## build 88
==> flow/design.v <==
module rgst #(
    parameter w=8
)(
    input clk, rst_b, ld, clr, input [w-1:0] d, output reg [w-1:0] q
);
    always @ (posedge clk, negedge rst_b)
        if (!rst_b)                 q <= 0;
        else if (clr)               q <= 0;
        else if (ld)                q <= d;
endmodule
module mschdpath (
    input clk, rst_b,ld_merg,upd_mreg, input [511:0] blk, output [31:0] m0
);
    function [31:0] RtRot(input [31:0] x, input [4:0] p);
        reg [63:0] tmp; begin
        tmp = {x, x} >> p; RtRot = tmp[31:0];end
    endfunction
    function [31:0] Sgm0(input [31:0]x); begin
        Sgm0=RtRot(x,7)^RtRot(x,18)^(x>>3);end
    endfunction
    function [31:0] Sgm1(input [31:0]x); begin
        Sgm1=RtRot(x,17)^RtRot(x,19)^(x>>10);end
    endfunction
    function [31:0] Mux(input sel,input [31:0]d1,d0); begin
        Mux = (sel) ?  d1 : d0 ;end
    endfunction
    function [31:0] Word32(input [511:0]blk, input [3:0]idx); begin
        Word32 = blk[511-32*idx -:32];end
    endfunction
    wire [31:0] m[0:15];
    generate
        genvar k;
        for( k = 0; k < 16; k = k +1) begin:some_name
            if(k < 15)
                rgst #(.w(32)) i0(.clk(clk),.rst_b(rst_b),.clr(1'd0),.ld(upd_mreg),.d(Mux(ld_merg,Word32(blk,k),m[k+1])),.q(m[k]));
            else
                rgst #(.w(32)) i0(.clk(clk),.rst_b(rst_b),.clr(1'd0),.ld(upd_mreg),.d(Mux(ld_merg,Word32(blk,k),m[0] + Sgm0(m[1]) + m[9] + Sgm1(m[14]))),.q(m[k]));
        end
    endgenerate
    assign m0 = m[0];
endmodule
clock: 4.63 ns
lec_check: 0
abc_area: 0
cap_margin: 25
cell_pad_in_sites_detail_placement: 1
cell_pad_in_sites_global_placement: 0
core_aspect_ratio: 1.69
core_margin: 2
core_utilization: 61
cts_cluster_size: 18
hold_slack_margin: 0.06
place_density_lb_addon: 0.05
setup_slack_margin: 0.47
slew_margin: 30
tns_end_percent: 60
run.sh (not shown) runs the stock make flow with config.mk's settings and CLKGATE_MAP_FILE=.
Flow for build 88 halted at detailed placement (3_5_place_dp), error code DPL-0033.
Modified inputs, build 94 compared to build 88
- a change of CORE_UTILIZATION from 61 to 68
- a change of HOLD_SLACK_MARGIN from 0.06 to -0.05
- a deleted TNS_END_PERCENT that had been 60
- a change of CAP_MARGIN from 25 to 20
- a change of SLEW_MARGIN from 30 to 20
- a deleted CELL_PAD_IN_SITES_GLOBAL_PLACEMENT that had been 0
- a deleted PLACE_DENSITY_LB_ADDON that had been 0.05
- a deleted SETUP_SLACK_MARGIN that had been 0.47
- a deleted ABC_AREA that had been 0
- a change of CTS_CLUSTER_SIZE from 18 to 37
- a deleted CORE_ASPECT_RATIO that had been 1.69
- a deleted CELL_PAD_IN_SITES_DETAIL_PLACEMENT that had been 1
- a change of the clock period (ns, I/O delays scaled along) from 4.63 to 3.71
==> results <==
Build 94 had finished all stages when the layout checks came back failing, citing negative setup slack.
Taking build 88 as the reference, in build 94 floorplan die area decreased by about 10% relative to the old numbers; complex-gate fraction of the synthesized area saw little to no change; placer congestion estimate rose 7.0%.
Overall die width: higher on build 94
What build 88 reported for core area has to be multiplied by 0.901 to get the figure for build 94.
#### Input delta (build 34 over build 94)
- CORE_UTILIZATION now 72, was 68
- CTS_CLUSTER_SIZE now 100, was 37
- HOLD_SLACK_MARGIN no longer set, was -0.05
- ABC_AREA now 1, previously not set
- CTS_CLUSTER_DIAMETER now 349, previously not set
- TNS_END_PERCENT now 10, previously not set
- the clock period (ns, I/O delays scaled along) now 1.94, was 3.71
==> results <==
Build 34 never completed; the flow aborted with a tool error in global routing (5_1_grt).
The layout from build 94, despite a flow that completed every stage, fails the layout checks, with the failing checks listed as negative setup slack.
Between build 94 and build 34, worst slack at placement is lower for build 34, build 94 comes in above that.
Looking at synthesized cell count, build 34 sits about 27% above build 94.
Compared to build 94, build 34 has synthesized area per cell 19% lower.
Xor/xnor cell area share of the yosys netlist (build 34 over build 94): decrease, 0.66 points
Build 34 vs build 94 — chip area from the yosys synthesis statistics climbed by a few percent
--- input diff build 34..build 35 ---
- an added SETUP_SLACK_MARGIN of 0.65
- a change of the clock period (ns, I/O delays scaled along) from 1.94 to 2.19
[summary]
- Build 35 | ERROR | global routing (5_1_grt)
- Build 34 terminated abnormally: global routing (5_1_grt) reported GRT-0116.
- Build 35 -> build 34: die area delta 0, exact match
- Build 35 vs build 34 — total cell area at the placement stage dropped slightly
- Yosys stat chip area: build 34 vs build 35 identical
- Per the comparison of build 35 with build 34, minimum setup slack after placement has increased, number of flops mapped to enable cells by yosys has remained practically unchanged.
Changes in build 13 relative to build 35:
- TNS_END_PERCENT: 10 -> unset
- ABC_AREA: 1 -> unset
- SETUP_SLACK_MARGIN: 0.65 -> 0.54
- HOLD_SLACK_MARGIN: unset -> -0.09
- CORE_UTILIZATION: 72 -> 68
- CTS_CLUSTER_SIZE: 100 -> 66
- CTS_CLUSTER_DIAMETER: 349 -> 26
- the clock period (ns, I/O delays scaled along): 2.19 -> 3.64
[summary]
- Build 13 never completed; the flow aborted with a tool error in clock tree synthesis (4_1_cts).
- Build 35 has higher number of placed cells counting well taps than build 13.
- Diff build 35 and build 13: parity-gate share of the synthesized area counting xor and xnor cells higher in build 13
- Delta(number of distinct library cell variants in the gate-level netlist after synthesis, build 13 - build 35) > 0
- Compared with build 35, build 13 shows final HPWL from detailed placement that has gone down by more than 10%.
- Taking build 35 as the reference, in build 13 post-synthesis share of cell area spent on and-or and or-and gates fell 13 points, chip area from the yosys synthesis statistics moved down.
- Taking build 13 as 1.0, build 35 lands at 1.3 on number of cells in Yosys stat.
- Per the comparison of build 13 with build 35, net count after synthesis -about 18%, area of the die +1400 um2, overall die height went up by 3.3 um.
Modified inputs, build 11 compared to build 13
- removing CTS_CLUSTER_DIAMETER (formerly 26)
- removing SETUP_SLACK_MARGIN (formerly 0.54)
- removing HOLD_SLACK_MARGIN (formerly -0.09)
- removing CTS_CLUSTER_SIZE (formerly 66)
- changing the clock period (ns, I/O delays scaled along) from 3.64 to 3.89
Findings:
In build 11 relative to build 13, number of placed cells counting well taps had gone down by a few percent.
Flip-flop and latch count after synthesis came out exactly the same in build 13 and build 11.
[build 11] flow finished | final checks: failed | reasons: negative setup slack
From build 13 to build 11, yosys synthesis chip area did not move at all.
HPWL reported at the end of detailed placement: lower on build 11
